==> inputs of v31 <==
==> flow/design.v <==
module HA (input logic a, b, output logic s, c );
    assign s = a ^ b;
    assign c = a & b;
endmodule
module mBB (
    input  logic       en,
    input  logic [1:0] a, b, sel,
    output logic [3:0] p
);
    localparam UxU = 2'b00;
    localparam UxS = 2'b01;
    localparam SxU = 2'b10;
    localparam SxS = 2'b11;
    logic [1:0] ai, bi;
    logic [3:0] pi;
    assign ai = (!en)? 0 : (sel==UxS)? b : a;
    assign bi = (!en)? 0 : (sel==UxS)? a : b;
    logic [1:0] pp0, pp1;
    assign pp0 = { (ai[1] & bi[0]), (ai[0] & bi[0]) };
    assign pp1 = { (ai[1] & bi[1]), (ai[0] & bi[1]) };
    assign pi[0] = pp0[0];
    logic HA_p1_co;
    HA HA_p1(
        .a((sel==0)? pp0[1] : ~pp0[1]),
        .b((sel==0)? pp1[0] : ~pp1[0]),
        .c(HA_p1_co),
        .s(pi[1]));
    logic HA_p2_1_co, HA_p2_1_s;
    HA HA_p2_1(
        .a(1'b1),
        .b(pp1[1]),
        .c(HA_p2_1_co),
        .s(HA_p2_1_s));
    logic HA_p2_0_a, p3_0;
    assign HA_p2_0_a = (sel==0)? pp1[1] : HA_p2_1_s;
    HA HA_p2_0(
        .a(HA_p2_0_a),
        .b(HA_p1_co),
        .c(p3_0),
        .s(pi[2]));
    assign pi[3] = (sel==0)? p3_0: ~(HA_p2_1_co | p3_0);
    always @(*) begin
        if (en) begin
            case (sel)
                UxU, SxS: p <= pi;
                UxS, SxU: p <= (~bi[1])? pi : 
                        {(pi[3] ^ ai[1]) ^ (pi[2] & ai[0]),  
                         (pi[2] ^ ai[0]) ,  pi[1:0]};        
            endcase
        end else begin
            p <= 4'b0; 
        end
    end
endmodule
module mFU (
    input  logic        clk, nrst,
    input  logic [ 7:0] a, b,
    input  logic [ 1:0] mode,
    output logic [15:0] p
);
    localparam _8x8 = 2'b00;
    localparam _4x4 = 2'b01;
    localparam _2x2 = 2'b10;
    localparam NOOP = 2'b11;
    logic [15:0] en;
    always @(*) begin
        case (mode)
            _8x8: en = 16'b1111_1111_1111_1111;
            _4x4: en = 16'b1111_0000_0000_1111;
            _2x2: en = 16'b1001_0000_0000_1001; 
            default: en = 16'b0;
        endcase
    end
    logic [31:0] sel;
    always @(*) begin
        case (mode)
            _8x8: sel = 32'b11100100_10100000_01000100_00000000;
            _4x4: sel = 32'b11100100_00000000_00000000_11100100;
            _2x2: sel = 32'b11000011_00000000_00000000_11000011; 
            default: sel = 32'b0;
        endcase
    end
    logic [3:0] p0_ll, p0_hl, p0_lh, p0_hh;
    logic [3:0] p1_ll, p1_hl, p1_lh, p1_hh;
    logic [3:0] p2_ll, p2_hl, p2_lh, p2_hh;
    logic [3:0] p3_ll, p3_hl, p3_lh, p3_hh;
    mBB mbb_0_hh(.en(en[15]), .a(a[7:6]), .b(b[7:6]), .sel(sel[31:30]), .p(p0_hh));
    mBB mbb_0_hl(.en(en[14]), .a(a[7:6]), .b(b[5:4]), .sel(sel[29:28]), .p(p0_hl));
    mBB mbb_0_lh(.en(en[13]), .a(a[5:4]), .b(b[7:6]), .sel(sel[27:26]), .p(p0_lh));
    mBB mbb_0_ll(.en(en[12]), .a(a[5:4]), .b(b[5:4]), .sel(sel[25:24]), .p(p0_ll));
    mBB mbb_1_hh(.en(en[11]), .a(a[7:6]), .b(b[3:2]), .sel(sel[23:22]), .p(p1_hh));
    mBB mbb_1_hl(.en(en[10]), .a(a[7:6]), .b(b[1:0]), .sel(sel[21:20]), .p(p1_hl));
    mBB mbb_1_lh(.en(en[ 9]), .a(a[5:4]), .b(b[3:2]), .sel(sel[19:18]), .p(p1_lh));
    mBB mbb_1_ll(.en(en[ 8]), .a(a[5:4]), .b(b[1:0]), .sel(sel[17:16]), .p(p1_ll));
    mBB mbb_2_hh(.en(en[ 7]), .a(a[3:2]), .b(b[7:6]), .sel(sel[15:14]), .p(p2_hh));
    mBB mbb_2_hl(.en(en[ 6]), .a(a[3:2]), .b(b[5:4]), .sel(sel[13:12]), .p(p2_hl));
    mBB mbb_2_lh(.en(en[ 5]), .a(a[1:0]), .b(b[7:6]), .sel(sel[11:10]), .p(p2_lh));
    mBB mbb_2_ll(.en(en[ 4]), .a(a[1:0]), .b(b[5:4]), .sel(sel[ 9: 8]), .p(p2_ll));
    mBB mbb_3_hh(.en(en[ 3]), .a(a[3:2]), .b(b[3:2]), .sel(sel[ 7: 6]), .p(p3_hh));
    mBB mbb_3_hl(.en(en[ 2]), .a(a[3:2]), .b(b[1:0]), .sel(sel[ 5: 4]), .p(p3_hl));
    mBB mbb_3_lh(.en(en[ 1]), .a(a[1:0]), .b(b[3:2]), .sel(sel[ 3: 2]), .p(p3_lh));
    mBB mbb_3_ll(.en(en[ 0]), .a(a[1:0]), .b(b[1:0]), .sel(sel[ 1: 0]), .p(p3_ll));
    logic [7:0] p0, p1, p2, p3;
    logic p1_lh_ex, p2_hl_ex;
    logic p3_hl_ex, p3_lh_ex;
    assign p1_lh_ex = (mode==_8x8)? 0 : p1_lh[3];
    assign p2_hl_ex = (mode==_8x8)? 0 : p2_hl[3];
    assign p3_hl_ex = (mode==_8x8)? 0 : p3_hl[3];
    assign p3_lh_ex = (mode==_8x8)? 0 : p3_lh[3];
    assign p0 = {p0_hh,p0_ll} + { { {2{p0_hl[3]}} , p0_hl } + { {2{p0_lh[3]}} , p0_lh } , 2'b00};
    assign p1 = {p1_hh,p1_ll} + { { {2{p1_hl[3]}} , p1_hl } + { {2{p1_lh_ex}} , p1_lh } , 2'b00};
    assign p2 = {p2_hh,p2_ll} + { { {2{p2_hl_ex}} , p2_hl } + { {2{p2_lh[3]}} , p2_lh } , 2'b00};
    assign p3 = {p3_hh,p3_ll} + { { {2{p3_hl_ex}} , p3_hl } + { {2{p3_lh_ex}} , p3_lh } , 2'b00};
    always @(*) begin
        if (!nrst) begin
            p = 16'h0;
        end else begin
            case (mode)
                _8x8:    p = { p0, p3 } +  { { {4{p1[7]}} , p1 } + { {4{p2[7]}} , p2 } , 4'b0000 };
                _4x4:    p = {{8{p0[7]}},p0} + {{8{p3[7]}},p3};
                _2x2:    p = {{12{p0_hh[3]}},p0_hh} + {{12{p0_ll[3]}},p0_ll} + {{12{p3_hh[3]}},p3_hh} + {{12{p3_ll[3]}},p3_ll};
                default: p = 16'h0;
            endcase
        end
    end
endmodule
module pe #(
    parameter int DATA_WIDTH = 8
) (
    input logic i_clk, i_nrst, 
    input logic [1:0] i_mode,
    input logic [DATA_WIDTH-1:0] i_ifmap, i_weight,
    input logic [DATA_WIDTH*2-1:0] i_psum,
    input logic i_reg_clear,  
    input logic i_pe_en,   
    input logic i_psum_out_en,
    output logic [DATA_WIDTH-1:0] o_ifmap, o_weight,
    output logic [DATA_WIDTH*2-1:0] o_ofmap
);
    logic [DATA_WIDTH-1:0] reg_ifmap, reg_weight;
    logic [DATA_WIDTH*2-1:0] reg_psum, o_multiplier, reg_psum_out;
    always_ff @(posedge i_clk or negedge i_nrst) begin
        if (~i_nrst) begin
            reg_ifmap <= 0;
            reg_weight <= 0;
        end else begin
            if (i_reg_clear) begin
                reg_ifmap <= 0;
                reg_weight <= 0;
            end else if (i_pe_en) begin
                reg_ifmap <= i_ifmap;
                reg_weight <= i_weight;
            end
        end
    end
    mFU mfu (
        .clk(i_clk),
        .nrst(i_nrst),
        .a(i_ifmap),
        .b(i_weight),
        .mode(i_mode),
        .p(o_multiplier)
    );
    logic write_en;
    assign write_en = i_pe_en & (reg_ifmap != 0 & reg_weight != 0);
    always_ff @(posedge i_clk or negedge i_nrst) begin
        if(~i_nrst) begin
            reg_psum <= 0;
            reg_psum_out <= 0;
        end else begin
            if(i_psum_out_en) begin
                reg_psum_out <= reg_psum;
            end else if (i_reg_clear) begin
                reg_psum <= 0;
                reg_psum_out <= 0;
            end else if(i_pe_en) begin
                reg_psum <= reg_psum + o_multiplier;
            end 
        end
    end
    always_comb begin
        o_ifmap = reg_ifmap;
        o_weight = reg_weight;
        o_ofmap = reg_psum_out;
    end
endmodule
module systolic_array #(
    parameter DATA_WIDTH = 8,
    parameter WIDTH = 2,
    parameter HEIGHT = 2
) (
    input logic i_clk, i_nrst, i_reg_clear, i_pe_en, i_psum_out_en,
    input logic [1:0] i_mode,
    input logic [0:HEIGHT-1][DATA_WIDTH-1:0] i_ifmap, 
    input logic [0:WIDTH-1][DATA_WIDTH-1:0] i_weight,
    output logic [0:HEIGHT-1][DATA_WIDTH*2-1:0] o_ofmap
);
    logic [0:HEIGHT-1][0:WIDTH][DATA_WIDTH-1:0] mat_A;
    logic [0:HEIGHT][0:WIDTH-1][DATA_WIDTH-1:0] mat_B;
    logic [0:HEIGHT-1][0:WIDTH][DATA_WIDTH*2-1:0] mat_C;
    genvar jj;
    generate
        for (jj=0; jj < HEIGHT; jj++) begin : y_ios
            assign mat_A[jj][0] = i_ifmap[jj]; 
            assign o_ofmap[jj] = mat_C[jj][0];
        end
    endgenerate
    genvar ii;
    generate
        for (ii=0; ii < WIDTH; ii++) begin : x_ios
            assign mat_B[0][ii] = i_weight[ii];
        end
    endgenerate
    genvar i, j;
    generate
        for (j=0; j < HEIGHT; j++) begin : y_axis
            for (i=0; i < WIDTH; i++) begin : x_axis
                pe #(
                    .DATA_WIDTH(DATA_WIDTH)
                ) pe_inst (
                    .i_clk(i_clk),
                    .i_nrst(i_nrst),
                    .i_mode(i_mode),
                    .i_ifmap(mat_A[j][i]),
                    .i_weight(mat_B[j][i]),
                    .i_reg_clear(i_reg_clear),
                    .i_pe_en(i_pe_en),
                    .i_psum_out_en(i_psum_out_en),
                    .o_ifmap(mat_A[j][i+1]),
                    .o_weight(mat_B[j+1][i]),
                    .o_ofmap(mat_C[j][i])
                );
            end
        end
    endgenerate
endmodule
module systolic_top (
    input  logic         i_clk,
    input  logic         i_nrst,
    input  logic         i_reg_clear,
    input  logic         i_pe_en,
    input  logic         i_psum_out_en,
    input  logic [1:0]   i_mode,
    input  logic [63:0]  i_ifmap,    
    input  logic [7:0]   i_weight,
    output logic [127:0] o_ofmap     
);
    systolic_array #(
        .DATA_WIDTH(8),
        .WIDTH(1),
        .HEIGHT(8)
    ) systolic_array_inst (
        .i_clk(i_clk),
        .i_nrst(i_nrst),
        .i_mode(i_mode),
        .i_reg_clear(i_reg_clear),
        .i_pe_en(i_pe_en),
        .i_psum_out_en(i_psum_out_en),
        .i_ifmap(i_ifmap),
        .i_weight(i_weight),
        .o_ofmap(o_ofmap)
    );
endmodule
==> flow/run.sh <==
#!/bin/bash
# the make line also repeats each setting of config.mk as NAME=value (left out here)
make -C /OpenROAD-flow-scripts/flow DESIGN_CONFIG=/design/flow/config.mk WORK_HOME=/design/flow/orfs CLKGATE_MAP_FILE= finish
==> flow/config.mk <==
export PLATFORM = sky130hd
export DESIGN_NAME = systolic_top
export DESIGN_NICKNAME = systolic_top
export VERILOG_FILES = /design/flow/design.v
export SDC_FILE = /design/flow/constraint.sdc
export NUM_CORES = 4
export LEC_CHECK = 0
export CAP_MARGIN = 10
export CELL_PAD_IN_SITES_DETAIL_PLACEMENT = 0
export CELL_PAD_IN_SITES_GLOBAL_PLACEMENT = 0
export CORE_MARGIN = 2
export CORE_UTILIZATION = 72
export CTS_CLUSTER_SIZE = 17
export GPL_TIMING_DRIVEN = 1
export MAX_ROUTING_LAYER = met4
export PLACE_DENSITY_LB_ADDON = 0.01
export SETUP_SLACK_MARGIN = 1.73
export SLEW_MARGIN = 20
==> flow/constraint.sdc <==
create_clock -name core_clock -period 5.95 [get_ports {i_clk}]
set_input_delay 1.1900 -clock core_clock [delete_from_list [all_inputs] [get_ports {i_clk}]]
set_output_delay 1.1900 -clock core_clock [all_outputs]
set_load 0.01 [all_outputs]
==> v38: changes against v31 <==
==> flow/config.mk (replaced) <==
export PLATFORM = sky130hd
export DESIGN_NAME = systolic_top
export DESIGN_NICKNAME = systolic_top
export VERILOG_FILES = /design/flow/design.v
export SDC_FILE = /design/flow/constraint.sdc
export NUM_CORES = 4
export LEC_CHECK = 0
export CAP_MARGIN = 20
export CORE_MARGIN = 2
export CORE_UTILIZATION = 23
export SLEW_MARGIN = 20
==> flow/constraint.sdc (replaced) <==
create_clock -name core_clock -period 9.65 [get_ports {i_clk}]
set_input_delay 1.9300 -clock core_clock [delete_from_list [all_inputs] [get_ports {i_clk}]]
set_output_delay 1.9300 -clock core_clock [all_outputs]
set_load 0.01 [all_outputs]
==> out/metrics.yaml <==
power:
  clk-power_uw: 1660
  power.density_mw_per_mm2: 128
layout:
  final_area_sq_mm: 0.0702
floorplanning:
  die_x_um: 498
  rows: 181
  core-area_sq_mm: 0.243
  die_y_um: 498
  fp_util: 0.231
placement:
  hpwlAfterDp_mm: 158
  gp_congestion: 0.916
  place_area_sq_mm: 0.0686
  numPortBuffers: 206
run_status:
  status: "finished clean"
setup_path:
  crit_fanout: 11
  rr_worst_depth: 35
  cpMostUsedCell: "a21oi_1"
  cp_top_family: "AND-OR/OR-AND gates"
synthesis:
  postSynthSeqShare: 0.139
  fa_ha_area_frac: 0.296
  avgSynthCellArea_sq_um: 8.00
That was v38.
==> out/metrics.yaml <==
run_status:
  status: "aborted with a tool error"
  lastStage: "4_1_cts"
  stop_error: "[ERROR DPL-0038] Utilization greater than 100%, impossible to legalize"
synthesis:
  synthCells: 7017
  postSynthSeqShare: 0.139
  avgSynthCellArea_sq_um: 8.00
  top_cell_area_share: 0.233
  top_cells_by_area: "ha_1 (23%), dfrtp_1 (14%), xnor2_1 (8.1%), fa_1 (6.3%), a21oi_1 (6.2%)"
  fa_ha_area_frac: 0.296
  yosysUniqueCellTypes: 73
floorplanning:
  die_y_um: 283
  core-area_sq_mm: 0.0773
  num_io_pins: 207
  fp_util: 0.726
  die_x_um: 283
  rows: 102
placement:
  numPortBuffers: 206
  gp_congestion: 1.04
  hpwlAfterDp_mm: 190
  place_area_sq_mm: 0.0732
That was v31.
Power and IR drop assume default switching activity.
